**design/flow/run.sh**
```bash
#!/bin/bash
# the make line also repeats each setting of config.mk as NAME=value (left out here)
make -C /OpenROAD-flow-scripts/flow DESIGN_CONFIG=/design/flow/config.mk WORK_HOME=/design/flow/orfs CLKGATE_MAP_FILE= finish
```
**design/flow/config.mk**
```make
export PLATFORM = sky130hd
export DESIGN_NAME = MAC
export DESIGN_NICKNAME = MAC
export VERILOG_FILES = /design/flow/design.v
export SDC_FILE = /design/flow/constraint.sdc
export NUM_CORES = 4
export LEC_CHECK = 0
export ABC_AREA = 1
export CAP_MARGIN = 20
export CELL_PAD_IN_SITES_DETAIL_PLACEMENT = 2
export CORE_ASPECT_RATIO = 0.67
export CORE_MARGIN = 2
export CORE_UTILIZATION = 68
export GPL_TIMING_DRIVEN = 0
export HOLD_SLACK_MARGIN = 0.07
export PLACE_DENSITY_LB_ADDON = 0.1
export SETUP_SLACK_MARGIN = 1.51
export SLEW_MARGIN = 20
```
**design/flow/constraint.sdc**
```tcl
create_clock -name core_clock -period 6.35 [get_ports {clk}]
set_input_delay 1.2700 -clock core_clock [delete_from_list [all_inputs] [get_ports {clk}]]
set_output_delay 1.2700 -clock core_clock [all_outputs]
set_load 0.01 [all_outputs]
```
**design/flow/design.v**
```verilog
module MAC(
	clk,
	rst_n,
	in_valid,
	in_mode,
	in_act,
	in_wgt,
	out_act_idx,
	out_wgt_idx,
	out_idx,
    out_valid,
	out_data,
	out_finish
);
input clk, rst_n, in_valid, in_mode;
input [0:7][3:0] in_act;
input [0:8][3:0] in_wgt;
output logic [3:0] out_act_idx, out_wgt_idx, out_idx;
output logic out_valid, out_finish;
output logic [0:7][11:0] out_data;
logic cs, ns;
logic mode;
logic [3:0] cnt_reg, cnt, cnt_nxt;
logic [0:7][0:7][3:0] in;  
logic [0:9][0:9][3:0] act;  
logic [0:8][3:0] wgt;
logic [0:7][0:8][3:0] a;
logic [0:8][3:0] w;
logic [0:7][11:0] d;
logic [0:7][11:0] data;
logic [2:0] out_cnt;  
logic out_valid_nxt;
always @(*) begin
	case (cs)
	0: ns = (in_valid)? 1 : cs;
	1: ns = (out_finish)? 0 : cs;
	endcase
end
always @(posedge clk or negedge rst_n) begin
	if (~rst_n) begin
		cs <= 0;
	end else begin
		cs <= ns;
	end
end
always @(posedge clk or negedge rst_n) begin
	if (~rst_n) begin
		mode <= 0;
	end else if (in_valid) begin  
		mode <= in_mode;
	end	else begin  
		mode <= mode;
	end
end
assign out_act_idx = cnt;
assign out_wgt_idx = cnt + 1;
always @(*) begin
	if (in_valid) begin
		cnt_nxt = 0;
	end else if (cnt == 15) begin 
		cnt_nxt = 0;
	end else begin
		cnt_nxt = cnt + 1;
	end
end
always @(posedge clk or negedge rst_n) begin
	if (!rst_n) begin
		cnt <= 0;
		cnt_reg <= 0;
	end
	else begin
		cnt <= cnt_nxt;
		cnt_reg <= cnt;
	end
end
genvar i;
genvar j;
generate
	for (i = 0; i < 8; i = i + 1) begin  
		for (j = 0; j < 8; j = j + 1) begin  
			always @(posedge clk or negedge rst_n) begin
				if (~rst_n) begin
					in[i][j] <= 0;
				end else if (i == out_act_idx) begin  
					in[i][j] <= in_act[j];
				end else begin
					in[i][j] <= in[i][j];  
				end
			end
		end
	end
endgenerate
generate
	for(i = 0;i<10; i = i+1)begin
		assign act[0][i] = 0;
		assign act[9][i] = 0;
		assign act[i][0] = 0;
		assign act[i][9] = 0;
	end
	for (i = 1; i < 9; i = i + 1) begin
		for (j = 1; j < 9; j = j + 1) begin
			assign act[i][j] = in[i-1][j-1]; 
		end
	end
endgenerate
generate
	for (i = 0; i < 9; i = i + 1) begin  
		always @(posedge clk or negedge rst_n) begin  
			if (~rst_n) begin
				wgt[i] <= 0;
			end else begin
				wgt[i] <= in_wgt[i];
			end
		end
	end
endgenerate
always @(*) begin
	if (mode) begin  
		case (cnt - 2)  
		0:begin  
			for (integer n = 0; n < 8; n = n + 1) begin
				a[n][0] = act[0][n];
				a[n][1] = act[0][n + 1];
				a[n][2] = act[0][n + 2];
				a[n][3] = act[1][n];
				a[n][4] = act[1][n + 1];
				a[n][5] = act[1][n + 2];
				a[n][6] = act[2][n];
				a[n][7] = act[2][n + 1];
				a[n][8] = act[2][n + 2];
			end
		end
		1:begin  
			for (integer n = 0; n < 8; n = n + 1) begin
				a[n][0] = act[1][n];
				a[n][1] = act[1][n + 1];
				a[n][2] = act[1][n + 2];
				a[n][3] = act[2][n];
				a[n][4] = act[2][n + 1];
				a[n][5] = act[2][n + 2];
				a[n][6] = act[3][n];
				a[n][7] = act[3][n + 1];
				a[n][8] = act[3][n + 2];
			end
		end
		2:begin  
			for (integer n = 0; n < 8; n = n + 1) begin
				a[n][0] = act[2][n];
				a[n][1] = act[2][n + 1];
				a[n][2] = act[2][n + 2];
				a[n][3] = act[3][n];
				a[n][4] = act[3][n + 1];
				a[n][5] = act[3][n + 2];
				a[n][6] = act[4][n];
				a[n][7] = act[4][n + 1];
				a[n][8] = act[4][n + 2];
			end
		end
		3:begin  
			for (integer n = 0; n < 8; n = n + 1) begin
				a[n][0] = act[3][n];
				a[n][1] = act[3][n + 1];
				a[n][2] = act[3][n + 2];
				a[n][3] = act[4][n];
				a[n][4] = act[4][n + 1];
				a[n][5] = act[4][n + 2];
				a[n][6] = act[5][n];
				a[n][7] = act[5][n + 1];
				a[n][8] = act[5][n + 2];
			end
		end
		4:begin  
			for (integer n = 0; n < 8; n = n + 1) begin
				a[n][0] = act[4][n];
				a[n][1] = act[4][n + 1];
				a[n][2] = act[4][n + 2];
				a[n][3] = act[5][n];
				a[n][4] = act[5][n + 1];
				a[n][5] = act[5][n + 2];
				a[n][6] = act[6][n];
				a[n][7] = act[6][n + 1];
				a[n][8] = act[6][n + 2];
			end
		end
		5:begin  
			for (integer n = 0; n < 8; n = n + 1) begin
				a[n][0] = act[5][n];
				a[n][1] = act[5][n + 1];
				a[n][2] = act[5][n + 2];
				a[n][3] = act[6][n];
				a[n][4] = act[6][n + 1];
				a[n][5] = act[6][n + 2];
				a[n][6] = act[7][n];
				a[n][7] = act[7][n + 1];
				a[n][8] = act[7][n + 2];
			end
		end
		6:begin  
			for (integer n = 0; n < 8; n = n + 1) begin
				a[n][0] = act[6][n];
				a[n][1] = act[6][n + 1];
				a[n][2] = act[6][n + 2];
				a[n][3] = act[7][n];
				a[n][4] = act[7][n + 1];
				a[n][5] = act[7][n + 2];
				a[n][6] = act[8][n];
				a[n][7] = act[8][n + 1];
				a[n][8] = act[8][n + 2];
			end
		end
		7:begin  
			for (integer n = 0; n < 8; n = n + 1) begin
				a[n][0] = act[7][n];
				a[n][1] = act[7][n + 1];
				a[n][2] = act[7][n + 2];
				a[n][3] = act[8][n];
				a[n][4] = act[8][n + 1];
				a[n][5] = act[8][n + 2];
				a[n][6] = act[9][n];
				a[n][7] = act[9][n + 1];
				a[n][8] = act[9][n + 2];
			end
		end
		default:begin  
			for (integer n = 0; n < 8; n = n + 1) begin
				for (integer m = 0; m < 9; m = m + 1) begin
					a[n][m] = 0;
				end
			end
		end
		endcase
	end else begin  
		for (integer n = 0; n < 8; n = n + 1) begin
			for (integer m = 0; m < 9; m = m + 1) begin
				a[n][m] = act [n + 1][m + 1];
			end
		end
	end
end
generate
	for (i = 0; i < 9; i = i + 1) begin
		always @(*) begin
			w[i] = wgt[i];  
			if (~mode) begin  
				if (i == 8) begin
					w[i] = 0;
				end
			end
		end
	end
endgenerate
genvar n;
generate
	for (n = 0; n < 8; n = n + 1) begin  
		always @(*) begin
			data[n] =  a[n][0]*w[0] + a[n][1]*w[1] + a[n][2]*w[2] + a[n][3]*w[3] + a[n][4]*w[4] + a[n][5]*w[5] + a[n][6]*w[6] + a[n][7]*w[7] + a[n][8]*w[8];
		end
	end
endgenerate
generate
	for (i = 0; i < 8; i = i + 1) begin
		always @(posedge clk or negedge rst_n) begin
			if (~rst_n) begin  
				out_data[i] <= 0;
			end else begin  
				out_data[i] <= data[i];
			end
		end
	end
endgenerate
assign out_cnt = (mode)? (cnt - 2) : (cnt - 8);  
always @(*) begin
	out_valid_nxt = 0;
	if (in_valid) begin
		out_valid_nxt = 0;
	end else if (mode && cs) begin  
		out_valid_nxt = ((cnt >= 2) && (cnt <= 9));
	end else if (~mode && cs) begin  
		out_valid_nxt = ((cnt >= 8) && (cnt <= 15));
	end
end
always @(posedge clk or negedge rst_n) begin
	if (~rst_n) begin  
		out_valid <= 0;
	end else begin 
		out_valid <= out_valid_nxt;
	end 
end
always @(posedge clk or negedge rst_n) begin
	if (~rst_n) begin
		out_idx[2:0] <= 0;
	end else begin
		out_idx[2:0] <= out_cnt;  
	end
end
always @(posedge clk or negedge rst_n) begin
	if (~rst_n) begin
		out_idx[3] <= 0;
	end else begin
		out_idx[3] <= ~mode;  
	end
end
always @(posedge clk or negedge rst_n) begin
	if (~rst_n) begin
		out_finish <= 0;
	end else begin
		out_finish <= out_valid && (out_cnt == 7);  
	end
end
endmodule
```
==> results.py, run 1 <==
# Generated from Yosys and OpenROAD reports
metrics = {
    "outcome": {
        "status": "aborted with a tool error",
        "failing_step": "detailed placement",
        "tool.error": "Error: detail_place.tcl, 38 bad optional access",
    },
    "yosys": {
        "syn-num-nets": 9236,
        "yosysMostFrequentCell": "inv_1",
        "yosys_area_sq_mm": 0.0613,
        "avgSynthCellArea_sq_um": 8.09,
        "synth-edff-count": 0,
        "synth.distinct_cells": 37,
        "synth_top_cell_by_area": "fa_1",
        "synth_area_sq_mm": 0.0613,
        "flop_cell": "dfrtp_1",
        "adder_share": 0.448,
        "ys_seq_share": 0.163,
        "netlist_instances": 7571,
        "compound_area_frac": 0.0278,
        "yosys.area.top_type_share": 0.326,
        "logic_family": "adder cells",
        "synth-async-reset-ratio": 1.00,
        "top_cells_by_area": "fa_1, dfrtp_1, ha_1",
        "ys_seq_elements": 400,
        "mux_share": 0,
        "yosysWarningCount": 1,
        "ys_cells": 7571,
        "common_cells": "inv_1, nor2_1, nand2_1",
        "ys_sh_xor": 0.00629,
        "synth_simple_gate_area_share": 0.242,
    },
    "die": {
        "die_w_um": 371,
        "io_pins": 182,
        "core-area_sq_mm": 0.0896,
        "row_count": 90,
        "dieArea_sq_mm": 0.0926,
        "fp_util": 0.683,
        "die.size.y_um": 250,
    },
    "placement": {
        "port_buffers": 181,
        "gp_congestion": 1.76,
    },
}
## through the flow
stage	worst slack (ns)	std cells	setup TNS (ns)
2_1_floorplan	-0.716	7571	-31.87
3_3_place_gp	-14.75	8948	-5364.05
==> run 2, diff against run 1 <==
- ABC_AREA: 1 -> unset
- CELL_PAD_IN_SITES_DETAIL_PLACEMENT: 2 -> unset
- CORE_ASPECT_RATIO: 0.67 -> unset
- CORE_UTILIZATION: 68 -> 67
- GPL_TIMING_DRIVEN: 0 -> unset
- HOLD_SLACK_MARGIN: 0.07 -> unset
- MAX_ROUTING_LAYER: unset -> met4
- PLACE_DENSITY_LB_ADDON: 0.1 -> unset
- SETUP_SLACK_MARGIN: 1.51 -> unset
- clock period: 6.35 -> 6.91 ns (I/O delays scaled with it)
==> results.py, run 2 <==
# Generated from Yosys and OpenROAD reports
metrics = {
    "outcome": {
        "failing_step": "global routing",
        "status": "aborted with a tool error",
        "tool.error": "[ERROR GRT-0232] Routing congestion too high. Check the congestion heatmap in the GUI.",
    },
    "die": {
        "die.size.y_um": 308,
        "fp_util": 0.676,
        "die_w_um": 308,
        "dieArea_sq_mm": 0.0950,
        "core-area_sq_mm": 0.0917,
        "io_pins": 182,
        "row_count": 111,
    },
    "yosys": {
        "syn-num-nets": 8073,
        "logic_family": "adder cells",
        "ys_cells": 6408,
        "synth_simple_gate_area_share": 0.162,
        "ys_sh_xor": 0.00678,
        "yosysWarningCount": 1,
        "avgSynthCellArea_sq_um": 9.68,
        "mux_share": 0.0465,
        "synth-async-reset-ratio": 1.00,
        "yosys_area_sq_mm": 0.0620,
        "yosysMostFrequentCell": "inv_1",
        "netlist_instances": 6408,
        "synth_top_cell_by_area": "fa_1",
        "top_cells_by_area": "fa_1, dfrtp_1, ha_1",
        "flop_cell": "dfrtp_1",
        "adder_share": 0.442,
        "synth.distinct_cells": 71,
        "synth-edff-count": 0,
        "common_cells": "inv_1, fa_1, ha_1",
        "ys_seq_elements": 400,
        "compound_area_frac": 0.0727,
        "synth_area_sq_mm": 0.0620,
        "ys_seq_share": 0.161,
        "yosys.area.top_type_share": 0.323,
    },
    "placement": {
        "pre_cts_ws_ns": -1.51,
        "place_area_sq_mm": 0.0731,
        "port_buffers": 181,
        "gp_congestion": 1.22,
        "dp_hpwl_mm": 229,
    },
    "clock_tree": {
        "htree_levels": 2,
        "cts_buffer_depth": 3,
        "cts_buffers": 52,
        "cts.hold.buffers_added": 0,
        "root_buffer": "clkbuf_16",
        "cts_sinks": 400,
    },
    "grt": {
        "grtUsageTotal": 0.842,
        "overflow": 54,
    },
}
-- run 2: metal layers --
| metal | track usage | GRT overflow |
|---|---|---|
| met1 | 0.836 | 3 |
| met2 | 0.938 | 27 |
| met3 | 0.743 | 5 |
| met4 | 0.812 | 19 |
| met5 | - | - |
-- run 2: through the flow --
| stage | setup TNS (ns) | instances |
|---|---|---|
| CTS | -59.35 | 8638 |
| detailed placement | -75.34 | 8399 |
| global placement | -62.10 | 8399 |
| floorplan | -26.47 | 6408 |
-- run 2: timing repair --
item                                    in CTS
endpoints found under the setup margin      76
cloned                                      11
resized                                    497
buffers inserted                           133
pin swaps                                  291
==> run 3, diff against run 2 <==
- CAP_MARGIN: 20 -> 15
- CELL_PAD_IN_SITES_GLOBAL_PLACEMENT: unset -> 0
- CORE_ASPECT_RATIO: unset -> 0.73
- CORE_UTILIZATION: 67 -> 58
- GPL_TIMING_DRIVEN: unset -> 1
- HOLD_SLACK_MARGIN: unset -> -0.08
- MAX_ROUTING_LAYER: met4 -> unset
- SETUP_SLACK_MARGIN: unset -> 1.77
- clock period: 6.91 -> 7.98 ns (I/O delays scaled with it)
==> results.py, run 3 <==
# Metrics from the implementation run
metrics = {
    "yosys": {
        "synth.distinct_cells": 71,
        "logic_family": "adder cells",
        "yosysMostFrequentCell": "inv_1",
        "synth-edff-count": 0,
        "yosys_area_sq_mm": 0.0620,
        "mux_share": 0.0465,
        "common_cells": "inv_1, fa_1, ha_1",
        "synth_top_cell_by_area": "fa_1",
        "avgSynthCellArea_sq_um": 9.68,
        "compound_area_frac": 0.0727,
        "synth-async-reset-ratio": 1.00,
        "netlist_instances": 6408,
        "ys_seq_elements": 400,
        "yosys.area.top_type_share": 0.323,
        "adder_share": 0.442,
        "synth_area_sq_mm": 0.0620,
        "ys_seq_share": 0.161,
        "yosysWarningCount": 1,
        "ys_cells": 6408,
        "flop_cell": "dfrtp_1",
        "top_cells_by_area": "fa_1, dfrtp_1, ha_1",
        "synth_simple_gate_area_share": 0.162,
        "syn-num-nets": 8073,
        "ys_sh_xor": 0.00678,
    },
    "routing": {
        "highest_layer": "met5",
        "vias_per_cell": 6.53,
        "via_count": 55248,
        "first_iter_violations": 8521,
        "route.met2.wl_mm": 111,
        "met1Wirelength_mm": 98.9,
        "drc_errors": 0,
        "drt-total-wl_mm": 279,
        "wl_met3_mm": 44.4,
        "dr.pass1.iters": 12,
        "drtAntennaViolNets": 0,
        "wire_per_inst_um": 33.0,
    },
    "die": {
        "core-area_sq_mm": 0.106,
        "die_w_um": 387,
        "dieArea_sq_mm": 0.110,
        "io_pins": 182,
        "fp_util": 0.585,
        "row_count": 102,
        "die.size.y_um": 283,
    },
    "min_path": {
        "whs_endpoint": "cs",
        "hold_class": "reg2reg",
        "min_from": "out_finish",
        "hold_path_depth": 1,
    },
    "clock_tree": {
        "htree_levels": 2,
        "cts_buffer_depth": 3,
        "insertion_delay_ns": 0.67,
        "root_buffer": "clkbuf_16",
        "tritoncts": "built",
        "clk_pin_slew_worst_paths_ns": 0.07,
        "cts.hold.buffers_added": 0,
        "cts_sinks": 400,
        "cts_buffers": 48,
    },
    "final_timing": {
        "clock_skew_ns": 0.0393,
        "period_used_share": 1.02,
        "finalHoldWorstSlack_ns": 0.477,
        "setup_viol": 22,
        "max_freq_ghz": 0.123,
        "rsz0062_at_grt": "yes",
        "worst_pin_slew_ns": 1.32,
        "slew_violations": 0,
        "final_hold_viol_count": 0,
        "setup_ws_ns": -0.147,
        "min_period_ns": 8.13,
        "slew_headroom": 0.122,
    },
    "final_layout": {
        "nets": 8652,
        "synthToLayoutAreaGrowth_pct": 21.3,
        "fillers": 7745,
    },
    "placement": {
        "gp_congestion": 1.08,
        "port_buffers": 181,
        "dp_hpwl_mm": 220,
    },
    "grt": {
        "grt_pass1_wl_mm": 394,
        "grt_antenna_before_repair": 26,
        "overflow": 0,
        "grtUsageTotal": 0.505,
        "grt_max_degree": 144,
        "grt_pass1_vias": 56566,
    },
    "critical_path": {
        "cp-start-kind": "register",
        "crit_end": "out_data[10]",
        "cpPeakStageDelay_ns": 0.63,
        "critPathSlowestCell": "fa_1",
        "crit_path_max_fanout": 16,
        "r2r_slack_ns": -0.15,
        "worstReg2RegStart": "cnt[2]",
        "crit_required_ns": 8.49,
        "arrival_ns": 8.64,
        "path_common_cell": "fa_1",
        "crit_family": "adder cells",
        "critical_path_class": "reg2reg",
        "crit_start": "cnt[2]",
        "r2r_end": "out_data[10]",
        "path_buffers": 7,
        "end_kind": "register",
        "worstSetupPathDepth": 27,
        "worstRegToRegCells": 27,
    },
    "outcome": {
        "status": "failed layout checks",
        "violations": "setup timing",
    },
    "run": {
        "openroad.warnings": 61,
        "drv_cap": 0,
    },
}
-- run 3: area by class of cell --
class | count | area, sq um | area share
multi-input combinational | 4331 | 47600 | 0.633
sequential | 400 | 10000 | 0.133
timing repair buffer | 926 | 9180 | 0.122
inverter | 1280 | 4810 | 0.0639
tap | 1404 | 1760 | 0.0234
clock buffer | 58 | 1310 | 0.0174
clock inverter | 30 | 422 | 0.00561
antenna | 30 | 75.1 | 0.000998
-- run 3: per-layer routing --
| layer | global-route usage | vias to the layer above |
|---|---|---|
| li1 | - | 21961 |
| met1 | 0.635 | 27558 |
| met2 | 0.696 | 4543 |
| met3 | 0.232 | 1164 |
| met4 | 0.338 | 22 |
| met5 | 0 | - |
-- run 3: what timing repair did --
action,in CTS,in global routing
gates resized,260,229
endpoints found under the setup margin,80,80
setup buffers,61,37
gates cloned,11,1
pin swaps,135,165
-- run 3: per-stage QoR --
step,setup TNS (ns),cells,instance area (sq um),util,worst slack (ns)
after detailed placement,-7.55,8231,70500,0.665,-0.593
after CTS,-0.115,8391,74000,0.697,-0.0398
after global routing,-6.04,8430,75100,0.708,-0.308
after floorplan,0,6408,63200,-,0.280
after global placement,-4.44,8231,70500,0.665,-0.439
final,-1.48,8459,75200,0.709,-0.147
==> run 4, diff against run 3 <==
- ABC_AREA: unset -> 1
- CAP_MARGIN: 15 -> 20
- CELL_PAD_IN_SITES_GLOBAL_PLACEMENT: 0 -> 2
- CORE_ASPECT_RATIO: 0.73 -> unset
- CORE_MARGIN: 2 -> 9
- CORE_UTILIZATION: 58 -> 22
- CTS_CLUSTER_DIAMETER: unset -> 152
- GPL_ROUTABILITY_DRIVEN: unset -> 0
- GPL_TIMING_DRIVEN: 1 -> unset
- HOLD_SLACK_MARGIN: -0.08 -> 0.19
- MIN_ROUTING_LAYER: unset -> met2
- PLACE_DENSITY_LB_ADDON: unset -> 0.08
- SETUP_SLACK_MARGIN: 1.77 -> unset
- SLEW_MARGIN: 20 -> 0
- TNS_END_PERCENT: unset -> 70
- clock period: 7.98 -> 6.55 ns (I/O delays scaled with it)
==> results.py, run 4 <==
# Metrics from the implementation run
metrics = {
    "outcome": {
        "status": "failed layout checks",
        "violations": "setup timing",
    },
    "yosys": {
        "yosysWarningCount": 1,
        "ys_seq_share": 0.163,
        "compound_area_frac": 0.0278,
        "ys_cells": 7571,
        "adder_share": 0.448,
        "synth.distinct_cells": 37,
        "common_cells": "inv_1, nor2_1, nand2_1",
        "syn-num-nets": 9236,
        "synth_top_cell_by_area": "fa_1",
        "mux_share": 0,
        "synth-edff-count": 0,
        "ys_seq_elements": 400,
        "yosys_area_sq_mm": 0.0613,
        "yosysMostFrequentCell": "inv_1",
        "logic_family": "adder cells",
        "top_cells_by_area": "fa_1, dfrtp_1, ha_1",
        "synth-async-reset-ratio": 1.00,
        "flop_cell": "dfrtp_1",
        "synth_area_sq_mm": 0.0613,
        "netlist_instances": 7571,
        "synth_simple_gate_area_share": 0.242,
        "yosys.area.top_type_share": 0.326,
        "avgSynthCellArea_sq_um": 8.09,
        "ys_sh_xor": 0.00629,
    },
    "critical_path": {
        "cp-start-kind": "register",
        "critical_path_class": "reg2reg",
        "worstReg2RegStart": "cnt[2]",
        "crit_family": "adder cells",
        "end_kind": "register",
        "path_buffers": 8,
        "worstSetupPathDepth": 34,
        "crit_start": "cnt[2]",
        "path_common_cell": "fa_2",
        "crit_required_ns": 7.20,
        "r2r_slack_ns": -1.33,
        "worstRegToRegCells": 34,
        "cpPeakStageDelay_ns": 0.58,
        "crit_end": "out_data[21]",
        "crit_path_max_fanout": 18,
        "r2r_end": "out_data[21]",
        "arrival_ns": 8.53,
        "critPathSlowestCell": "fa_1",
    },
    "routing": {
        "drt-total-wl_mm": 400,
        "first_iter_violations": 14045,
        "wire_per_inst_um": 31.3,
        "dr.pass1.iters": 12,
        "drtAntennaViolNets": 0,
        "drc_errors": 0,
        "route.met2.wl_mm": 172,
        "vias_per_cell": 6.49,
        "wl_met3_mm": 177,
        "met1Wirelength_um": 0,
        "highest_layer": "met5",
        "via_count": 82852,
    },
    "clock_tree": {
        "cts_sinks": 400,
        "tritoncts": "built",
        "cts_buffers": 70,
        "cts.hold.buffers_added": 0,
        "root_buffer": "clkbuf_16",
        "clk_pin_slew_worst_paths_ns": 0.05,
        "insertion_delay_ns": 0.85,
        "cts_buffer_depth": 4,
        "htree_levels": 3,
    },
    "final_timing": {
        "slew_headroom": 0.163,
        "slew_violations": 0,
        "period_used_share": 1.20,
        "min_period_ns": 7.88,
        "clock_skew_ns": 0.0857,
        "setup_viol": 78,
        "worst_pin_slew_ns": 1.25,
        "final_hold_viol_count": 0,
        "rsz0062_at_grt": "yes",
        "max_freq_ghz": 0.127,
        "setup_ws_ns": -1.33,
    },
    "final_layout": {
        "fillers": 29938,
        "fin_cells": 12773,
        "logic_area_sq_mm": 0.0469,
        "final-seq-area_sq_mm": 0.0100,
        "synthToLayoutAreaGrowth_pct": 39.2,
        "nets": 10583,
        "final_core_util": 0.308,
    },
    "run": {
        "openroad.warnings": 64,
        "drv_cap": 0,
    },
    "placement": {
        "dp.cells": 12499,
        "pre_cts_ws_ns": -1.55,
        "dp_hpwl_mm": 317,
        "port_buffers": 181,
    },
    "die": {
        "core-area_sq_mm": 0.277,
        "die.size.y_um": 546,
        "die_w_um": 546,
        "io_pins": 182,
        "dieArea_sq_mm": 0.298,
        "row_count": 193,
        "fp_util": 0.221,
    },
    "grt": {
        "grt_antenna_before_repair": 2,
        "overflow": 0,
        "grtUsageTotal": 0.390,
        "grt_max_degree": 135,
        "grt_pass1_wl_mm": 533,
        "grt_pass1_vias": 95501,
    },
    "min_path": {
        "hold_class": "in2async",
    },
}
run 4: routing by layer:
layer | vias up | track usage
li1 | 25805 | -
met1 | 28341 | -
met2 | 25655 | 0.401
met3 | 2784 | 0.555
met4 | 267 | 0.114
met5 | - | 0.361
run 4: layout make-up:
cell class	count	area share
Tap cell	3705	0.0544
Antenna cell	104	0.00305
Clock buffer	89	0.0228
Clock inverter	29	0.00509
Multi-Input combinational cell	5394	0.550
Inverter	1446	0.0638
Timing Repair Buffer	1606	0.183
Sequential cell	400	0.117
run 4: per-stage QoR:
step	setup TNS, ns	cell area [sq um]	hold WS, ns
final	-75.49	85300	0.426
after global routing	-89.81	85000	0.462
after CTS	-67.50	83800	0.378
after detailed placement	-85.08	79700	0.484
after global placement	-85.18	79700	0.467
after floorplan	-18.92	62200	0.475
run 4: what timing repair did:
| item | 4_1_cts | 5_1_grt |
|---|---|---|
| setup buffers | 28 | 11 |
| resized | 316 | 290 |
| setup endpoints to repair | 79 | 80 |
| cloned | 8 | 6 |
| pin swaps | 125 | 92 |
==> run 5, diff against run 4 <==
- ABC_AREA: 1 -> unset
- CAP_MARGIN: 20 -> 25
- CELL_PAD_IN_SITES_GLOBAL_PLACEMENT: 2 -> 0
- CORE_ASPECT_RATIO: unset -> 0.73
- CORE_MARGIN: 9 -> 2
- CORE_UTILIZATION: 22 -> 59
- CTS_CLUSTER_DIAMETER: 152 -> unset
- GPL_ROUTABILITY_DRIVEN: 0 -> unset
- GPL_TIMING_DRIVEN: unset -> 1
- HOLD_SLACK_MARGIN: 0.19 -> unset
- MAX_ROUTING_LAYER: unset -> met4
- MIN_ROUTING_LAYER: met2 -> unset
- PLACE_DENSITY_LB_ADDON: 0.08 -> 0.0
- SETUP_SLACK_MARGIN: unset -> 1.77
- SLEW_MARGIN: 0 -> 20
- TNS_END_PERCENT: 70 -> unset
- clock period: 6.55 -> 9.6 ns (I/O delays scaled with it)
==> results.py, run 5 <==
# Metrics from the implementation run
metrics = {
    "yosys": {
        "synth_area_sq_mm": 0.0620,
        "ys_seq_share": 0.161,
        "logic_family": "adder cells",
        "synth_top_cell_by_area": "fa_1",
        "adder_share": 0.442,
        "common_cells": "inv_1, fa_1, ha_1",
        "synth-async-reset-ratio": 1.00,
        "synth_simple_gate_area_share": 0.162,
        "yosys.area.top_type_share": 0.323,
        "yosysMostFrequentCell": "inv_1",
        "synth.distinct_cells": 71,
        "flop_cell": "dfrtp_1",
        "ys_cells": 6408,
        "avgSynthCellArea_sq_um": 9.68,
        "yosysWarningCount": 1,
        "ys_sh_xor": 0.00678,
        "netlist_instances": 6408,
        "ys_seq_elements": 400,
        "syn-num-nets": 8073,
        "yosys_area_sq_mm": 0.0620,
        "mux_share": 0.0465,
        "compound_area_frac": 0.0727,
        "top_cells_by_area": "fa_1, dfrtp_1, ha_1",
        "synth-edff-count": 0,
    },
    "routing": {
        "drtAntennaViolNets": 0,
        "wire_per_inst_um": 33.4,
        "via_count": 54694,
        "drc_errors": 0,
        "vias_per_cell": 6.64,
        "dr.pass1.iters": 17,
        "first_iter_violations": 8608,
        "drt-total-wl_mm": 275,
    },
    "final_timing": {
        "rsz0062_at_grt": "yes",
        "period_used_share": 0.854,
        "final_hold_viol_count": 0,
        "max_freq_ghz": 0.122,
        "slew_headroom": 0.159,
        "worst_pin_slew_ns": 1.26,
        "setup_viol": 0,
        "min_period_ns": 8.19,
        "slew_violations": 0,
        "tns_ns": 0,
        "clock_skew_ns": 0.0691,
    },
    "die": {
        "io_pins": 182,
        "row_count": 101,
        "fp_util": 0.596,
        "core-area_sq_mm": 0.104,
        "die.size.y_um": 281,
        "dieArea_sq_mm": 0.108,
        "die_w_um": 383,
    },
    "critical_path": {
        "r2r_slack_ns": 1.41,
        "crit_required_ns": 10.16,
        "arrival_ns": 8.76,
        "worstReg2RegStart": "cnt[1]",
        "worstRegToRegCells": 25,
        "crit_end": "out_data[94]",
        "crit_path_max_fanout": 6,
        "cp-start-kind": "register",
        "path_buffers": 4,
        "crit_family": "adder cells",
        "crit_start": "cnt[1]",
        "critPathSlowestCell": "nor3b_1",
        "cpPeakStageDelay_ns": 0.65,
        "end_kind": "register",
        "r2r_end": "out_data[94]",
        "critical_path_class": "reg2reg",
        "worstSetupPathDepth": 25,
        "path_common_cell": "fa_1",
    },
    "min_path": {
        "hold_class": "reg2reg",
        "whs_endpoint": "cs",
        "hold_path_depth": 1,
        "min_from": "cs",
    },
    "clock_tree": {
        "root_buffer": "clkbuf_16",
        "htree_levels": 2,
        "clk_pin_slew_worst_paths_ns": 0.07,
        "cts_buffer_depth": 3,
        "insertion_delay_ns": 0.71,
        "cts_sinks": 400,
        "tritoncts": "built",
        "cts_buffers": 48,
    },
    "grt": {
        "grt_max_degree": 187,
        "grt_pass1_vias": 55004,
        "overflow": 0,
        "grt_pass1_wl_mm": 389,
        "grtUsageTotal": 0.527,
        "grt_antenna_before_repair": 12,
    },
    "run": {
        "openroad.warnings": 62,
        "drv_cap": 0,
    },
    "final_layout": {
        "synthToLayoutAreaGrowth_pct": 17.6,
        "fillers": 8062,
        "final_core_util": 0.700,
        "nets": 8447,
    },
    "placement": {
        "port_buffers": 181,
        "dp_hpwl_mm": 205,
        "gp_congestion": 1.10,
    },
    "outcome": {
        "status": "finished clean",
    },
}
==> run 5: cell type report <==
class / instances / area [sq um] / share of cell area
tap: 1390 / 1740 / 0.0239
clock inverter: 24 / 290 / 0.00398
timing repair buffer: 705 / 7090 / 0.0972
inverter: 1280 / 4810 / 0.0660
sequential: 400 / 10000 / 0.137
antenna: 28 / 70.1 / 0.000961
clock buffer: 62 / 1320 / 0.0182
multi-input combinational: 4347 / 47600 / 0.652
==> run 5: timing repair <==
action	CTS	global route
setup buffers	224	93
endpoints found under the setup margin	71	55
pin swaps	142	195
endpoints found under the hold margin	0	0
resized	382	354
hold buffers	0	0
gates cloned	26	6
==> run 5: metal layers <==
metal  global-route usage  up-vias  part of all wire  wire (um)
met3                0.268     1277              0.18      50200
met2                0.674     4865              0.38     104000
met4                0.315        0             0.084      23100
met1                0.658    27017              0.35      97500
met5                    -        -                 0          0
li1                     -    21535                 -          -
==> run 5: through the flow <==
| step | cell area, sq um | hold slack (ns) | std cells | worst slack, ns |
|---|---|---|---|---|
| CTS | 70600 | 0.469 | 8108 | 1.53 |
| global placement | 65400 | 0.450 | 7768 | 0.423 |
| global route | 72900 | 0.507 | 8219 | 1.36 |
| floorplan | 62100 | 0.432 | 6408 | 1.77 |
| finish | 72900 | 0.477 | 8236 | 1.41 |
| detailed placement | 65400 | 0.454 | 7772 | 0.547 |
==> run 6, diff against run 5 <==
- CAP_MARGIN: 25 -> 20
- CELL_PAD_IN_SITES_GLOBAL_PLACEMENT: 0 -> unset
- CORE_ASPECT_RATIO: 0.73 -> unset
- CORE_UTILIZATION: 59 -> 71
- CTS_CLUSTER_SIZE: unset -> 37
- GPL_TIMING_DRIVEN: 1 -> unset
- PLACE_DENSITY_LB_ADDON: 0.0 -> unset
- SETUP_SLACK_MARGIN: 1.77 -> -0.51
- clock period: 9.6 -> 8.44 ns (I/O delays scaled with it)
==> results.py, run 6 <==
# Metrics from the implementation run
metrics = {
    "clock_tree": {
        "root_buffer": "clkbuf_16",
        "insertion_delay_ns": 0.74,
        "clk_pin_slew_worst_paths_ns": 0.06,
        "tritoncts": "built",
        "cts_buffer_depth": 3,
        "htree_levels": 2,
        "cts_buffers": 49,
        "cts_sinks": 400,
    },
    "yosys": {
        "ys_cells": 6408,
        "yosysMostFrequentCell": "inv_1",
        "synth_top_cell_by_area": "fa_1",
        "synth-async-reset-ratio": 1.00,
        "top_cells_by_area": "fa_1, dfrtp_1, ha_1",
        "common_cells": "inv_1, fa_1, ha_1",
        "synth_simple_gate_area_share": 0.162,
        "synth.distinct_cells": 71,
        "syn-num-nets": 8073,
        "ys_seq_share": 0.161,
        "yosys_area_sq_mm": 0.0620,
        "logic_family": "adder cells",
        "avgSynthCellArea_sq_um": 9.68,
        "yosysWarningCount": 1,
        "compound_area_frac": 0.0727,
        "synth-edff-count": 0,
        "yosys.area.top_type_share": 0.323,
        "synth_area_sq_mm": 0.0620,
        "mux_share": 0.0465,
        "ys_sh_xor": 0.00678,
        "adder_share": 0.442,
        "ys_seq_elements": 400,
        "netlist_instances": 6408,
        "flop_cell": "dfrtp_1",
    },
    "die": {
        "die.size.y_um": 300,
        "io_pins": 182,
        "fp_util": 0.716,
        "dieArea_sq_mm": 0.0897,
        "core-area_sq_mm": 0.0866,
        "die_w_um": 300,
        "row_count": 108,
    },
    "critical_path": {
        "crit_required_ns": 9.06,
        "arrival_ns": 9.49,
        "worstSetupPathDepth": 28,
        "crit_family": "adder cells",
        "path_buffers": 7,
        "crit_start": "cnt[2]",
        "cpPeakStageDelay_ns": 0.61,
        "worstRegToRegCells": 28,
        "critPathSlowestCell": "fa_1",
        "r2r_end": "out_data[83]",
        "worstReg2RegStart": "cnt[2]",
        "crit_end": "out_data[83]",
        "r2r_slack_ns": -0.43,
        "critical_path_class": "reg2reg",
        "crit_path_max_fanout": 12,
        "end_kind": "register",
        "path_common_cell": "fa_1",
        "cp-start-kind": "register",
    },
    "routing": {
        "drtAntennaViolNets": 0,
        "drc_errors": 0,
        "first_iter_violations": 9089,
        "dr.pass1.iters": 17,
        "via_count": 55427,
        "drt-total-wl_mm": 268,
        "vias_per_cell": 7.09,
        "wire_per_inst_um": 34.3,
    },
    "min_path": {
        "hold_path_depth": 1,
        "hold_class": "reg2reg",
        "min_from": "out_finish",
        "whs_endpoint": "cs",
    },
    "final_timing": {
        "slew_headroom": 0.177,
        "worst_pin_slew_ns": 1.23,
        "final_hold_viol_count": 0,
        "finalHoldWorstSlack_ns": 0.466,
        "clock_skew_ns": 0.0549,
        "tns_ns": -6.21,
        "min_period_ns": 8.87,
        "slew_violations": 0,
        "max_freq_ghz": 0.113,
        "period_used_share": 1.05,
        "setup_ws_ns": -0.433,
        "setup_viol": 32,
    },
    "run": {
        "drv_cap": 0,
        "openroad.warnings": 56,
    },
    "grt": {
        "grtUsageTotal": 0.623,
        "overflow": 0,
        "grt_max_degree": 142,
        "grt_antenna_before_repair": 49,
        "grt_pass1_wl_mm": 386,
        "grt_pass1_vias": 58857,
    },
    "final_layout": {
        "synthToLayoutAreaGrowth_pct": 10.1,
        "fin_cells": 7818,
        "fillers": 5235,
        "nets": 8220,
    },
    "outcome": {
        "violations": "setup timing",
        "status": "failed layout checks",
    },
    "placement": {
        "port_buffers": 181,
        "gp_congestion": 1.16,
        "dp_hpwl_mm": 206,
        "dp.cells": 7654,
    },
}
-- run 6: timing repair --
item                       CTS  global route
setup endpoints to repair    0            18
hold buffers                 0             0
resized                      0            15
setup buffers                0             3
-- run 6: per-layer routing --
metal	up-vias	global-route usage	share of wire
met4	0	0.599	0.13
met1	26510	0.647	0.30
met2	5528	0.849	0.41
met5	-	-	0
met3	2300	0.306	0.16
li1	21089	-	-
-- run 6: final cells by class --
type                    instances  area (sq um)  area share
repair buffers                496          4660      0.0683
clock buffers                  60          1310      0.0192
well taps                    1155          1450      0.0212
multi-input cells            4328         45400       0.666
diodes                         69           173     0.00253
flip-flops and latches        400         10000       0.147
clock inverters                30           419     0.00614
inverters                    1280          4800      0.0704
-- run 6: stage by stage --
stage	cell area [sq um]	setup slack, ns	util
detailed placement	66300	-0.309	0.765
floorplan	62000	0.293	-
finish	68300	-0.433	0.788
global placement	66300	-0.0967	0.765
CTS	68000	-0.491	0.785
global route	68200	-0.489	0.788
==> run 7, diff against run 6 <==
- CAP_MARGIN: 20 -> 25
- CELL_PAD_IN_SITES_GLOBAL_PLACEMENT: unset -> 0
- CORE_ASPECT_RATIO: unset -> 0.73
- CORE_UTILIZATION: 71 -> 60
- CTS_CLUSTER_SIZE: 37 -> unset
- GPL_TIMING_DRIVEN: unset -> 1
- PLACE_DENSITY_LB_ADDON: unset -> 0.0
- SETUP_SLACK_MARGIN: -0.51 -> 1.77
- TNS_END_PERCENT: unset -> 5
- clock period: 8.44 -> 6.0 ns (I/O delays scaled with it)
==> results.py, run 7 <==
# Metrics from the implementation run
metrics = {
    "final_timing": {
        "slew_headroom": 0.205,
        "period_used_share": 1.38,
        "clock_skew_ns": 0.0234,
        "setup_ws_ns": -2.31,
        "worst_pin_slew_ns": 1.19,
        "min_period_ns": 8.31,
        "slew_violations": 0,
        "max_freq_ghz": 0.120,
        "rsz0062_at_grt": "yes",
        "final_hold_viol_count": 0,
        "setup_viol": 80,
    },
    "clock_tree": {
        "cts.hold.buffers_added": 0,
        "clk_pin_slew_worst_paths_ns": 0.07,
        "cts_buffer_depth": 3,
        "cts_buffers": 48,
        "insertion_delay_ns": 0.67,
        "root_buffer": "clkbuf_16",
        "htree_levels": 2,
        "cts_sinks": 400,
        "tritoncts": "built",
    },
    "grt": {
        "grt_max_degree": 131,
        "overflow": 0,
        "grt_pass1_wl_mm": 420,
        "grt_antenna_before_repair": 27,
        "grt_pass1_vias": 61059,
        "grtUsageTotal": 0.574,
    },
    "yosys": {
        "synth_simple_gate_area_share": 0.162,
        "ys_cells": 6408,
        "adder_share": 0.442,
        "synth_area_sq_mm": 0.0620,
        "common_cells": "inv_1, fa_1, ha_1",
        "synth.distinct_cells": 71,
        "synth-edff-count": 0,
        "yosys_area_sq_mm": 0.0620,
        "flop_cell": "dfrtp_1",
        "mux_share": 0.0465,
        "yosys.area.top_type_share": 0.323,
        "syn-num-nets": 8073,
        "compound_area_frac": 0.0727,
        "logic_family": "adder cells",
        "top_cells_by_area": "fa_1, dfrtp_1, ha_1",
        "ys_seq_share": 0.161,
        "netlist_instances": 6408,
        "yosysWarningCount": 1,
        "yosysMostFrequentCell": "inv_1",
        "ys_sh_xor": 0.00678,
        "synth-async-reset-ratio": 1.00,
        "avgSynthCellArea_sq_um": 9.68,
        "ys_seq_elements": 400,
        "synth_top_cell_by_area": "fa_1",
    },
    "routing": {
        "wire_per_inst_um": 33.0,
        "via_count": 59156,
        "wl_met3_mm": 49.1,
        "drtAntennaViolNets": 0,
        "drc_errors": 0,
        "first_iter_violations": 10018,
        "drt-total-wl_mm": 297,
        "dr.pass1.iters": 14,
        "vias_per_cell": 6.59,
        "route.met2.wl_mm": 117,
        "highest_layer": "met4",
        "met1Wirelength_mm": 98.7,
    },
    "critical_path": {
        "critical_path_class": "reg2reg",
        "path_common_cell": "fa_1",
        "crit_end": "out_data[45]",
        "crit_start": "cnt[2]",
        "cpPeakStageDelay_ns": 0.60,
        "critPathSlowestCell": "fa_1",
        "worstRegToRegCells": 30,
        "arrival_ns": 8.85,
        "r2r_end": "out_data[45]",
        "end_kind": "register",
        "crit_family": "adder cells",
        "crit_path_max_fanout": 13,
        "cp-start-kind": "register",
        "r2r_slack_ns": -2.31,
        "path_buffers": 9,
        "worstSetupPathDepth": 30,
        "crit_required_ns": 6.55,
        "worstReg2RegStart": "cnt[2]",
    },
    "placement": {
        "place_area_sq_mm": 0.0750,
        "pre_cts_ws_ns": -2.40,
        "gp_congestion": 1.17,
        "dp_hpwl_mm": 239,
        "port_buffers": 181,
        "dp.cells": 8813,
    },
    "die": {
        "core-area_sq_mm": 0.102,
        "die.size.y_um": 279,
        "die_w_um": 380,
        "dieArea_sq_mm": 0.106,
        "fp_util": 0.607,
        "io_pins": 182,
        "row_count": 100,
    },
    "outcome": {
        "status": "failed layout checks",
        "violations": "setup timing",
    },
    "final_layout": {
        "final_cell_area_sq_mm": 0.0783,
        "synthToLayoutAreaGrowth_pct": 26.2,
        "final_core_util": 0.766,
        "nets": 9190,
        "fin_cells": 8981,
    },
    "min_path": {
        "hold_class": "reg2reg",
        "hold_path_depth": 1,
        "whs_endpoint": "cs",
        "min_from": "cs",
    },
    "run": {
        "drv_cap": 0,
        "openroad.warnings": 60,
    },
}
-- run 7: cell type report --
| type | instances | area [sq um] |
|---|---|---|
| multi-input cells | 4326 | 46600 |
| inverters | 1280 | 4810 |
| well taps | 1377 | 1720 |
| repair buffers | 1469 | 13300 |
| clock inverters | 21 | 289 |
| flip-flops and latches | 400 | 10000 |
| clock buffers | 68 | 1400 |
| fillers | 6698 | 24000 |
| diodes | 40 | 100 |
-- run 7: stage by stage --
stage          hold WS [ns]  TNS (ns)
2_1_floorplan         0.432    -98.00
3_3_place_gp          0.446   -138.77
3_5_place_dp          0.460   -146.92
4_1_cts               0.471   -134.18
5_1_grt               0.492   -152.87
6_report              0.477   -142.39
-- run 7: routing by layer --
metal / GRT usage / vias up
li1: - / 23016
met5: - / -
met1: 0.674 / 28863
met4: 0.444 / 0
met2: 0.767 / 5482
met3: 0.251 / 1795
-- run 7: repair_timing --
item | CTS | global route
cloned | 2 | 0
setup endpoints to repair | 93 | 95
pin swaps | 106 | 93
resized | 154 | 139
setup buffers | 30 | 7
==> run 8, diff against run 7 <==
- ABC_AREA: unset -> 1
- CAP_MARGIN: 25 -> 20
- CELL_PAD_IN_SITES_GLOBAL_PLACEMENT: 0 -> 2
- CORE_ASPECT_RATIO: 0.73 -> unset
- CORE_MARGIN: 2 -> 5
- CORE_UTILIZATION: 60 -> 22
- CTS_CLUSTER_DIAMETER: unset -> 196
- GPL_ROUTABILITY_DRIVEN: unset -> 0
- GPL_TIMING_DRIVEN: 1 -> unset
- HOLD_SLACK_MARGIN: unset -> 0.19
- MAX_ROUTING_LAYER: met4 -> unset
- MIN_ROUTING_LAYER: unset -> met2
- PLACE_DENSITY_LB_ADDON: 0.0 -> 0.08
- SETUP_SLACK_MARGIN: 1.77 -> unset
- TNS_END_PERCENT: 5 -> 70
- clock period: 6.0 -> 6.55 ns (I/O delays scaled with it)
==> results.py, run 8 <==
# Metrics from the implementation run
metrics = {
    "yosys": {
        "netlist_instances": 7571,
        "adder_share": 0.448,
        "ys_sh_xor": 0.00629,
        "ys_cells": 7571,
        "logic_family": "adder cells",
        "synth_top_cell_by_area": "fa_1",
        "ys_seq_share": 0.163,
        "ys_seq_elements": 400,
        "synth_area_sq_mm": 0.0613,
        "syn-num-nets": 9236,
        "synth-edff-count": 0,
        "yosysWarningCount": 1,
        "flop_cell": "dfrtp_1",
        "mux_share": 0,
        "top_cells_by_area": "fa_1, dfrtp_1, ha_1",
        "yosys.area.top_type_share": 0.326,
        "synth_simple_gate_area_share": 0.242,
        "compound_area_frac": 0.0278,
        "yosysMostFrequentCell": "inv_1",
        "synth-async-reset-ratio": 1.00,
        "yosys_area_sq_mm": 0.0613,
        "common_cells": "inv_1, nor2_1, nand2_1",
        "avgSynthCellArea_sq_um": 8.09,
        "synth.distinct_cells": 37,
    },
    "grt": {
        "grt_pass1_vias": 95344,
        "top_usage_layer": "met3",
        "overflow": 0,
        "grt_antenna_before_repair": 2,
        "grt_max_degree": 115,
        "grtUsageTotal": 0.407,
        "grt_pass1_wl_mm": 532,
        "use_met3": 0.575,
        "use_met2": 0.424,
        "use_met1": 0,
    },
    "critical_path": {
        "path_common_cell": "fa_1",
        "cp-start-kind": "register",
        "crit_end": "out_data[21]",
        "crit_family": "adder cells",
        "worstSetupPathDepth": 33,
        "end_kind": "register",
        "crit_start": "cnt[2]",
        "crit_path_max_fanout": 30,
        "critPathSlowestCell": "fa_1",
        "crit_required_ns": 7.22,
        "cpPeakStageDelay_ns": 0.56,
        "worstRegToRegCells": 33,
        "r2r_end": "out_data[21]",
        "worstReg2RegStart": "cnt[2]",
        "path_buffers": 10,
        "arrival_ns": 8.51,
        "r2r_slack_ns": -1.29,
        "critical_path_class": "reg2reg",
    },
    "die": {
        "die.size.y_um": 538,
        "dieArea_sq_mm": 0.289,
        "core-area_sq_mm": 0.277,
        "fp_util": 0.221,
        "io_pins": 182,
        "row_count": 193,
        "die_w_um": 538,
    },
    "clock_tree": {
        "clk_pin_slew_worst_paths_ns": 0.06,
        "tritoncts": "built",
        "htree_levels": 3,
        "cts_buffer_depth": 4,
        "cts_sinks": 400,
        "cts.hold.buffers_added": 0,
        "insertion_delay_ns": 0.86,
        "root_buffer": "clkbuf_16",
        "cts_buffers": 71,
    },
    "routing": {
        "drt-total-wl_mm": 397,
        "wire_per_inst_um": 30.9,
        "drc_errors": 0,
        "vias_per_cell": 6.47,
        "drtAntennaViolNets": 0,
        "dr.pass1.iters": 12,
        "via_count": 83089,
        "first_iter_violations": 14099,
    },
    "placement": {
        "port_buffers": 181,
        "dp_hpwl_mm": 316,
    },
    "final_timing": {
        "tns_ns": -69.68,
        "slew_violations": 0,
        "finalHoldWorstSlack_ns": 0.475,
        "period_used_share": 1.20,
        "worst_pin_slew_ns": 1.24,
        "slew_headroom": 0.169,
        "max_freq_ghz": 0.128,
        "setup_viol": 75,
        "clock_skew_ns": 0.0791,
        "rsz0062_at_grt": "yes",
        "setup_ws_ns": -1.29,
        "final_hold_viol_count": 0,
        "min_period_ns": 7.84,
    },
    "outcome": {
        "violations": "setup timing",
        "status": "failed layout checks",
    },
    "final_layout": {
        "synthToLayoutAreaGrowth_pct": 39.5,
        "nets": 10635,
    },
    "run": {
        "openroad.warnings": 57,
        "drv_cap": 0,
    },
    "min_path": {
        "hold_class": "in2async",
    },
}
-- run 8: through the flow --
step                worst slack [ns]  utilization  instances  area (sq um)
global route                   -1.60        0.307      12723         85200
floorplan                     -0.516            -       7571         62200
global placement               -1.41        0.288      12525         79800
CTS                            -1.13        0.303      12706         84000
detailed placement             -1.35        0.288      12525         79800
finish                         -1.29        0.308      12839         85400
-- run 8: final cells by class --
class	count	area, sq um
fillers	29895	192000
multi-input cells	5392	46900
repair buffers	1659	16000
flip-flops and latches	400	10000
inverters	1446	5440
well taps	3705	4640
clock buffers	90	1940
diodes	116	290
clock inverters	31	288
-- run 8: routing by layer --
metal / wire (um) / vias to the layer above
li1: - / 25928
met1: 0 / 28442
met2: 172000 / 25635
met3: 176000 / 2831
met4: 39500 / 253
met5: 10300 / -
-- run 8: timing repair --
action / CTS / global route
endpoints found under the setup margin: 79 / 80
pin swaps: 111 / 60
gates cloned: 9 / 1
resized: 344 / 234
buffers inserted: 52 / 13
endpoints found under the hold margin: 0 / 0
==> run 9, diff against run 8 <==
- ABC_AREA: 1 -> unset
- CELL_PAD_IN_SITES_GLOBAL_PLACEMENT: 2 -> unset
- CORE_MARGIN: 5 -> 2
- CORE_UTILIZATION: 22 -> 72
- CTS_CLUSTER_DIAMETER: 196 -> 382
- CTS_CLUSTER_SIZE: unset -> 95
- GPL_ROUTABILITY_DRIVEN: 0 -> unset
- HOLD_SLACK_MARGIN: 0.19 -> unset
- MIN_ROUTING_LAYER: met2 -> unset
- PLACE_DENSITY_LB_ADDON: 0.08 -> unset
- TNS_END_PERCENT: 70 -> unset
- clock period: 6.55 -> 5.13 ns (I/O delays scaled with it)
==> results.py, run 9 <==
# Generated from Yosys and OpenROAD reports
metrics = {
    "yosys": {
        "netlist_instances": 6408,
        "logic_family": "adder cells",
        "yosys.area.top_type_share": 0.323,
        "yosys_area_sq_mm": 0.0620,
        "ys_seq_share": 0.161,
        "common_cells": "inv_1, fa_1, ha_1",
        "synth.distinct_cells": 71,
        "adder_share": 0.442,
        "synth_top_cell_by_area": "fa_1",
        "ys_sh_xor": 0.00678,
        "syn-num-nets": 8073,
        "flop_cell": "dfrtp_1",
        "mux_share": 0.0465,
        "synth_area_sq_mm": 0.0620,
        "yosysWarningCount": 1,
        "ys_seq_elements": 400,
        "compound_area_frac": 0.0727,
        "synth-edff-count": 0,
        "top_cells_by_area": "fa_1, dfrtp_1, ha_1",
        "ys_cells": 6408,
        "synth-async-reset-ratio": 1.00,
        "yosysMostFrequentCell": "inv_1",
        "avgSynthCellArea_sq_um": 9.68,
        "synth_simple_gate_area_share": 0.162,
    },
    "outcome": {
        "tool.error": "[ERROR GRT-0116] Global routing finished with congestion. Check the congestion regions in the DRC Viewer.",
        "status": "aborted with a tool error",
        "failing_step": "global routing",
    },
    "die": {
        "dieArea_sq_mm": 0.0885,
        "die.size.y_um": 297,
        "row_count": 107,
        "core-area_sq_mm": 0.0853,
        "io_pins": 182,
        "fp_util": 0.727,
        "die_w_um": 297,
    },
    "placement": {
        "port_buffers": 181,
        "dp.cells": 8578,
        "place_area_sq_mm": 0.0751,
        "gp_congestion": 1.24,
        "dp_hpwl_mm": 234,
    },
    "grt": {
        "grtUsageTotal": 0.815,
        "overflow": 375,
    },
    "clock_tree": {
        "htree_levels": 1,
        "cts_buffer_depth": 3,
        "root_buffer": "clkbuf_16",
        "cts_sinks": 400,
        "cts_buffers": 8,
    },
}
[run 9: through the flow]
step	TNS, ns	setup WS (ns)	utilization
4_1_cts	-208.49	-3.03	0.904
3_3_place_gp	-199.66	-2.98	0.881
2_1_floorplan	-160.95	-2.57	-
3_5_place_dp	-219.94	-3.28	0.881
[run 9: per-layer routing]
metal / overflow / GRT usage
met4: 161 / 0.812
met2: 185 / 0.953
met3: 12 / 0.694
met5: 1 / 0.391
met1: 16 / 0.812
[run 9: repair_timing]
item                       in CTS
cloned                          7
pin swaps                     136
hold buffers                    0
setup endpoints to repair      88
resized                       306
setup buffers                  62
==> run 10, diff against run 9 <==
- CORE_UTILIZATION: 72 -> 70
- CTS_CLUSTER_DIAMETER: 382 -> unset
- CTS_CLUSTER_SIZE: 95 -> 37
- clock period: 5.13 -> 5.29 ns (I/O delays scaled with it)
==> results.py, run 10 <==
# Generated from Yosys and OpenROAD reports
metrics = {
    "yosys": {
        "yosysWarningCount": 1,
        "syn-num-nets": 8073,
        "synth-async-reset-ratio": 1.00,
        "netlist_instances": 6408,
        "synth_simple_gate_area_share": 0.162,
        "adder_share": 0.442,
        "common_cells": "inv_1, fa_1, ha_1",
        "ys_seq_share": 0.161,
        "ys_seq_elements": 400,
        "mux_share": 0.0465,
        "synth-edff-count": 0,
        "yosys_area_sq_mm": 0.0620,
        "top_cells_by_area": "fa_1, dfrtp_1, ha_1",
        "logic_family": "adder cells",
        "synth_top_cell_by_area": "fa_1",
        "ys_sh_xor": 0.00678,
        "yosys.area.top_type_share": 0.323,
        "compound_area_frac": 0.0727,
        "synth.distinct_cells": 71,
        "yosysMostFrequentCell": "inv_1",
        "synth_area_sq_mm": 0.0620,
        "flop_cell": "dfrtp_1",
        "ys_cells": 6408,
        "avgSynthCellArea_sq_um": 9.68,
    },
    "clock_tree": {
        "cts_sinks": 400,
        "root_buffer": "clkbuf_16",
        "htree_levels": 2,
        "cts_buffers": 48,
        "cts_buffer_depth": 3,
        "cts.hold.buffers_added": 0,
    },
    "outcome": {
        "status": "aborted with a tool error",
        "failing_step": "global routing",
        "tool.error": "[ERROR GRT-0116] Global routing finished with congestion. Check the congestion regions in the DRC Viewer.",
    },
    "grt": {
        "grtUsageTotal": 0.756,
        "overflow": 26,
    },
    "placement": {
        "pre_cts_ws_ns": -3.10,
        "gp_congestion": 1.17,
        "dp_hpwl_mm": 225,
        "port_buffers": 181,
        "place_area_sq_mm": 0.0750,
    },
    "die": {
        "io_pins": 182,
        "die_w_um": 302,
        "fp_util": 0.704,
        "dieArea_sq_mm": 0.0910,
        "core-area_sq_mm": 0.0881,
        "die.size.y_um": 302,
        "row_count": 109,
    },
}
## run 10: per-stage QoR
| step | hold slack (ns) | TNS (ns) | std cells |
|---|---|---|---|
| floorplan | 0.432 | -148.11 | 6408 |
| global placement | 0.434 | -191.17 | 8578 |
| detailed placement | 0.461 | -208.71 | 8578 |
| CTS | 0.373 | -195.99 | 8731 |
## run 10: routing by layer
layer	track usage	overflow
met4	0.734	18
met1	0.754	0
met2	0.920	7
met3	0.613	1
met5	0.328	0
## run 10: what timing repair did
action                     CTS
gates resized              277
setup endpoints to repair   88
gates cloned                 6
hold endpoints to repair     0
setup buffers               63
pin swaps                  153
==> run 11, diff against run 10 <==
- CAP_MARGIN: 20 -> 35
- CELL_PAD_IN_SITES_DETAIL_PLACEMENT: unset -> 1
- CELL_PAD_IN_SITES_GLOBAL_PLACEMENT: unset -> 1
- CORE_ASPECT_RATIO: unset -> 0.59
- CORE_UTILIZATION: 70 -> 40
- CTS_CLUSTER_DIAMETER: unset -> 141
- CTS_CLUSTER_SIZE: 37 -> unset
- GPL_ROUTABILITY_DRIVEN: unset -> 0
- GPL_TIMING_DRIVEN: unset -> 1
- MAX_ROUTING_LAYER: unset -> met5
- MIN_ROUTING_LAYER: unset -> met1
- PLACE_DENSITY_LB_ADDON: unset -> 0.01
- SETUP_SLACK_MARGIN: unset -> 2.2
- SLEW_MARGIN: 20 -> 30
- clock period: 5.29 -> 8.4 ns (I/O delays scaled with it)
==> results.py, run 11 <==
# Metrics from the implementation run
metrics = {
    "grt": {
        "grt_max_degree": 159,
        "overflow": 0,
        "grtUsageTotal": 0.397,
        "grt_pass1_vias": 55996,
        "grt_pass1_wl_mm": 439,
        "grt_antenna_before_repair": 32,
    },
    "clock_tree": {
        "cts_sinks": 400,
        "cts_buffers": 48,
        "htree_levels": 2,
        "insertion_delay_ns": 0.74,
        "root_buffer": "clkbuf_16",
        "tritoncts": "built",
        "cts_buffer_depth": 3,
        "clk_pin_slew_worst_paths_ns": 0.07,
    },
    "die": {
        "fp_util": 0.405,
        "core-area_sq_mm": 0.153,
        "dieArea_sq_mm": 0.158,
        "io_pins": 182,
        "row_count": 110,
        "die.size.y_um": 306,
        "die_w_um": 517,
    },
    "min_path": {
        "hold_class": "reg2reg",
        "whs_endpoint": "cs",
        "min_from": "cs",
        "hold_path_depth": 1,
    },
    "final_layout": {
        "fillers": 16923,
        "nets": 8509,
        "fin_cells": 8969,
        "synthToLayoutAreaGrowth_pct": 20.7,
        "final_core_util": 0.489,
    },
    "placement": {
        "dp_hpwl_mm": 249,
        "port_buffers": 181,
        "dp.cells": 8662,
    },
    "critical_path": {
        "crit_family": "adder cells",
        "r2r_slack_ns": 0.20,
        "path_common_cell": "fa_1",
        "end_kind": "register",
        "critical_path_class": "reg2reg",
        "crit_required_ns": 8.99,
        "worstRegToRegCells": 28,
        "r2r_end": "out_data[8]",
        "path_buffers": 9,
        "worstSetupPathDepth": 28,
        "crit_end": "out_data[8]",
        "worstReg2RegStart": "cnt[1]",
        "critPathSlowestCell": "a222oi_1",
        "crit_start": "cnt[1]",
        "cp-start-kind": "register",
        "cpPeakStageDelay_ns": 0.67,
        "crit_path_max_fanout": 16,
        "arrival_ns": 8.78,
    },
    "final_timing": {
        "rsz0062_at_grt": "yes",
        "slew_violations": 0,
        "final_hold_viol_count": 0,
        "max_freq_ghz": 0.122,
        "setup_viol": 0,
        "period_used_share": 0.976,
        "slew_headroom": 0.268,
        "worst_pin_slew_ns": 1.09,
        "min_period_ns": 8.20,
        "clock_skew_ns": 0.0584,
        "tns_ns": 0,
    },
    "yosys": {
        "ys_seq_elements": 400,
        "synth.distinct_cells": 71,
        "common_cells": "inv_1, fa_1, ha_1",
        "ys_sh_xor": 0.00678,
        "synth_area_sq_mm": 0.0620,
        "yosysWarningCount": 1,
        "flop_cell": "dfrtp_1",
        "synth-edff-count": 0,
        "mux_share": 0.0465,
        "compound_area_frac": 0.0727,
        "ys_seq_share": 0.161,
        "synth_top_cell_by_area": "fa_1",
        "yosys.area.top_type_share": 0.323,
        "yosysMostFrequentCell": "inv_1",
        "synth_simple_gate_area_share": 0.162,
        "syn-num-nets": 8073,
        "netlist_instances": 6408,
        "avgSynthCellArea_sq_um": 9.68,
        "top_cells_by_area": "fa_1, dfrtp_1, ha_1",
        "yosys_area_sq_mm": 0.0620,
        "synth-async-reset-ratio": 1.00,
        "logic_family": "adder cells",
        "ys_cells": 6408,
        "adder_share": 0.442,
    },
    "routing": {
        "drc_errors": 0,
        "wire_per_inst_um": 35.0,
        "via_count": 54043,
        "vias_per_cell": 6.03,
        "drt-total-wl_mm": 314,
        "drtAntennaViolNets": 0,
        "dr.pass1.iters": 14,
        "first_iter_violations": 7083,
    },
    "run": {
        "drv_cap": 0,
        "openroad.warnings": 55,
    },
    "outcome": {
        "status": "finished clean",
    },
}
[run 11: per-stage QoR]
step                cell area (sq um)  setup WS (ns)  hold WS, ns
finish                          74900          0.204        0.470
global route                    74800         0.0756        0.501
CTS                             73400          0.323        0.466
detailed placement              69400        -0.0177        0.455
global placement                69400         -0.106        0.453
floorplan                       63200          0.700        0.432
[run 11: repair_timing]
action	in CTS	in global routing
cloned	17	3
gates resized	260	198
endpoints found under the hold margin	0	0
setup buffers	123	57
setup endpoints to repair	80	80
pin swaps	155	180
hold buffers	0	0
[run 11: area by class of cell]
class,count,area [sq um],share of cell area
multi-input cells,4333,47500,0.634
diodes,16,40.0,0.000535
clock inverters,30,369,0.00493
flip-flops and latches,400,10000,0.134
well taps,2072,2590,0.0346
repair buffers,781,8210,0.110
clock buffers,57,1320,0.0176
inverters,1280,4810,0.0643
[run 11: metal layers]
layer | up-vias | share of wire | global-route usage
met1 | 28393 | 0.43 | 0.562
met5 | - | 0.0014 | 0.0146
met4 | 14 | 0.042 | 0.130
met2 | 3413 | 0.38 | 0.523
li1 | 21629 | - | -
met3 | 594 | 0.15 | 0.185
